==> flow/design.v (excerpt) <==
module Risc_16_bit(
 input clk,
 input rst,
 output [15:0] imem_addr,
 input  [15:0] imem_data,
 output        dmem_we,
 output [2:0]  dmem_addr,
 output [15:0] dmem_wdata
);
clock: 5.23 ns
lec_check: 0
cap_margin: 40
cell_pad_in_sites_global_placement: 0
core_margin: 2
core_utilization: 65
gpl_routability_driven: 0
gpl_timing_driven: 1
setup_slack_margin: -0.18
slew_margin: 20
tns_end_percent: 70
run.sh (not shown) runs the stock make flow with config.mk's settings and CLKGATE_MAP_FILE=.
The first run reached the layout checks and failed them: setup timing.
Then changed:
CAP_MARGIN = 20   (was 40)
CELL_PAD_IN_SITES_GLOBAL_PLACEMENT = default   (was 0)
GPL_ROUTABILITY_DRIVEN = default   (was 0)
GPL_TIMING_DRIVEN = default   (was 1)
SETUP_SLACK_MARGIN = default   (was -0.18)
TNS_END_PERCENT = default   (was 70)
clock period = 5.5 ns   (was 5.23 ns; I/O delays follow)
After rerunning: The new run ran to the end with violations: setup timing. Core utilization came out higher by 1.3 points. First-iteration DRC count rises by a quarter to a third. Count of clock-buffer cells in the layout rises by 12. Clock skew hardly moves. Design area is higher slightly. Hold slack is better by 0.070 ns. Wire length increases by about a fifth. Die size does not change. Register-to-register slack is worse by 0.04 ns. Combinational power came out higher by a few percent.
Then changed:
SETUP_SLACK_MARGIN = 0.72   (was default)
clock period = 5.64 ns   (was 5.5 ns; I/O delays follow)
This time the run did not get past global routing (5_1_grt) with GRT-0116.
Die area does not change.
Area after synthesis stays the same.
Synthesized cell count stays the same.
Then changed:
CORE_UTILIZATION = 40   (was 65)
SETUP_SLACK_MARGIN = default   (was 0.72)
clock period = 6.33 ns   (was 5.64 ns; I/O delays follow)
The changed run finished with timing, DRC and antenna clean. Die size increases by 61%. Synthesized area stays the same. Synthesized cell count stays the same.
Then changed:
CORE_UTILIZATION = 72   (was 40)
PLACE_DENSITY = 0.4   (was default)
clock period = 6.7 ns   (was 6.33 ns; I/O delays follow)
Effect: The new run went through all stages and came out clean. Worst hold slack is worse by 0.0088 ns. Via count went up by about 9%. Die size goes down by about 44%. Synthesized cell count stays the same. Total power fell by 8.3%. Non-clock buffer count went down by 123. Combinational power decreases by 8.8%. Register-to-register slack loses 0.12 ns. Core utilization is higher by 34 points.
Then changed:
CORE_UTILIZATION = 54   (was 72)
PLACE_DENSITY = default   (was 0.4)
SETUP_SLACK_MARGIN = 1.18   (was default)
clock period = 4.3 ns   (was 6.7 ns; I/O delays follow)
Effect: Now the flow completed and failed the layout checks on setup timing; combinational power is higher to 2.5 times its value; hold slack improved by 0.0074 ns; sequential share of layout area is lower by 9.2 points; synthesized area does not change; sequential cell count is unchanged; via count is higher by 14%.

* * *

Starting RTL as in the previous note.
// Risc_16_bit
module Risc_16_bit(
 input clk,
 input rst,
 output [15:0] imem_addr,
 input  [15:0] imem_data,
 output        dmem_we,
 output [2:0]  dmem_addr,
 output [15:0] dmem_wdata
);
clock: 6.33 ns
lec_check: 0
cap_margin: 20
core_margin: 2
core_utilization: 46
slew_margin: 20
The baseline completed without violations.
Then changed:
- CORE_UTILIZATION: 46 -> 71
- CTS_CLUSTER_SIZE: default -> 97
- clock period: 6.33 -> 6.7 ns (I/O delays scaled with it)
The new run finished with timing, DRC and antenna clean.
Hold slack gains 0.012 ns.
Final area is lower by 7.6%.
Setup slack hardly moves.
Critical path depth fell by 2.
Combinational power fell by 16%.
Wire length falls by 1.9%.
Synthesized area stays the same.
Then changed:
- ABC_AREA: default -> 1
- CORE_ASPECT_RATIO: default -> 1.28
- CORE_UTILIZATION: 71 -> 72
- CTS_CLUSTER_DIAMETER: default -> 397
- clock period: 6.7 -> 1.3 ns (I/O delays scaled with it)
Result: Now the flow aborted during clock tree synthesis with DPL-0033. Die size decreases by about 4.3%. Synthesized cell count increases by about 30%. Area after synthesis decreases by 3.1%.
Then changed:
- CORE_ASPECT_RATIO: 1.28 -> default
- CTS_CLUSTER_DIAMETER: 397 -> default
- CTS_CLUSTER_SIZE: 97 -> 22
- PLACE_DENSITY: default -> 0.79
- clock period: 1.3 -> 2.37 ns (I/O delays scaled with it)
The changed run aborted during clock tree synthesis with DPL-0038. Die size stays flat. Area after synthesis is unchanged. Synthesized cell count stays the same.
Then changed:
- CORE_UTILIZATION: 72 -> 63
- CTS_CLUSTER_SIZE: 22 -> default
- PLACE_DENSITY: 0.79 -> default
- clock period: 2.37 -> 2.63 ns (I/O delays scaled with it)
This time the run aborted during global routing (GRT-0232). Synthesized area is unchanged. Die size is higher by 14%. Synthesized cell count does not change.
Then changed:
- ABC_AREA: 1 -> default
- CORE_UTILIZATION: 63 -> 58
- clock period: 2.63 -> 4.97 ns (I/O delays scaled with it)
What happened:
- This time the run finished with setup timing left
- area after synthesis goes up by a few percent
- die size increases by roughly a tenth
- synthesized cell count drops by about a fifth

* * *

Setup of build 15:
Risc_16_bit again, from the RTL that the note above started with.
make LEC_CHECK=0 CAP_MARGIN=40 CORE_MARGIN=2 CORE_UTILIZATION=52 CTS_CLUSTER_DIAMETER=62 GPL_ROUTABILITY_DRIVEN=0 HOLD_SLACK_MARGIN=-0.05 SETUP_SLACK_MARGIN=0.51 SLEW_MARGIN=15 TNS_END_PERCENT=40 finish   # period 9.49 ns
In summary, build 15 completed successfully, with a layout that passed the timing, design-rule and antenna checks.
Relative to build 15, the following input files were edited for build 56:
- a change of CORE_UTILIZATION from 52 to 70
- a deleted GPL_ROUTABILITY_DRIVEN that had been 0
- a change of CAP_MARGIN from 40 to 20
- a change of SLEW_MARGIN from 15 to 20
- an added ABC_AREA of 1
- a deleted SETUP_SLACK_MARGIN that had been 0.51
- a deleted HOLD_SLACK_MARGIN that had been -0.05
- a deleted TNS_END_PERCENT that had been 40
- a deleted CTS_CLUSTER_DIAMETER that had been 62
- a change of the clock period (ns, I/O delays scaled along) from 9.49 to 2.14
- The chip height number comes out higher for build 15 vs build 56.
- The log for build 56 ends in clock tree synthesis (4_1_cts) with error DPL-0033, so the run never completed.
- Count of different cell masters after synthesis (build 56 / build 15): 0.57
- In build 56 the number of placed instances with taps included turned out about 35% higher than in build 15.
- Area share of fa/ha/maj cells after synthesis of build 15 is on par with build 56.
diff inputs: build 56 => build 35
- clearing ABC_AREA, which used to be 1
- putting GPL_ROUTABILITY_DRIVEN at 0 where nothing was set
- swapping 70 for 52 in CORE_UTILIZATION
- swapping 2.14 for 6.4 in the clock period (ns, I/O delays scaled along)
Notes after the runs:
Looking at the reports, build 35 completed the entire flow and the layout it produced met the timing, design-rule and antenna checks.
Die width is higher on build 35
When build 35 is measured against build 56, its total placed instance area turns out 5.0% lower.
NOTE HPWL after detailed placement build 56->build 35 decreased by a little under 10%
The following lists how build 51 was set up differently from build 35:
- swapping 52 for 65 in CORE_UTILIZATION
- clearing GPL_ROUTABILITY_DRIVEN, which used to be 0
- putting HOLD_SLACK_MARGIN at -0.09 where nothing was set
- swapping 6.4 for 5.0 in the clock period (ns, I/O delays scaled along)
Findings:
Build 35 reached the end of the flow, and the finished layout is clean on the timing, design-rule and antenna checks. Every stage of build 51 finished as expected; the final checks, on the other hand, flagged negative setup slack, which means the layout fails. Looking at post-synthesis to final-layout area growth, build 51 sits 15 points higher than build 35 does. [build 51] share of power burned in the clock network fell 2.9 points relative to build 35. Build 51 vs. build 35: clock-buffer cell count has decreased; setup TNS fell 39,060 ps.
Power and IR drop assume default switching activity.
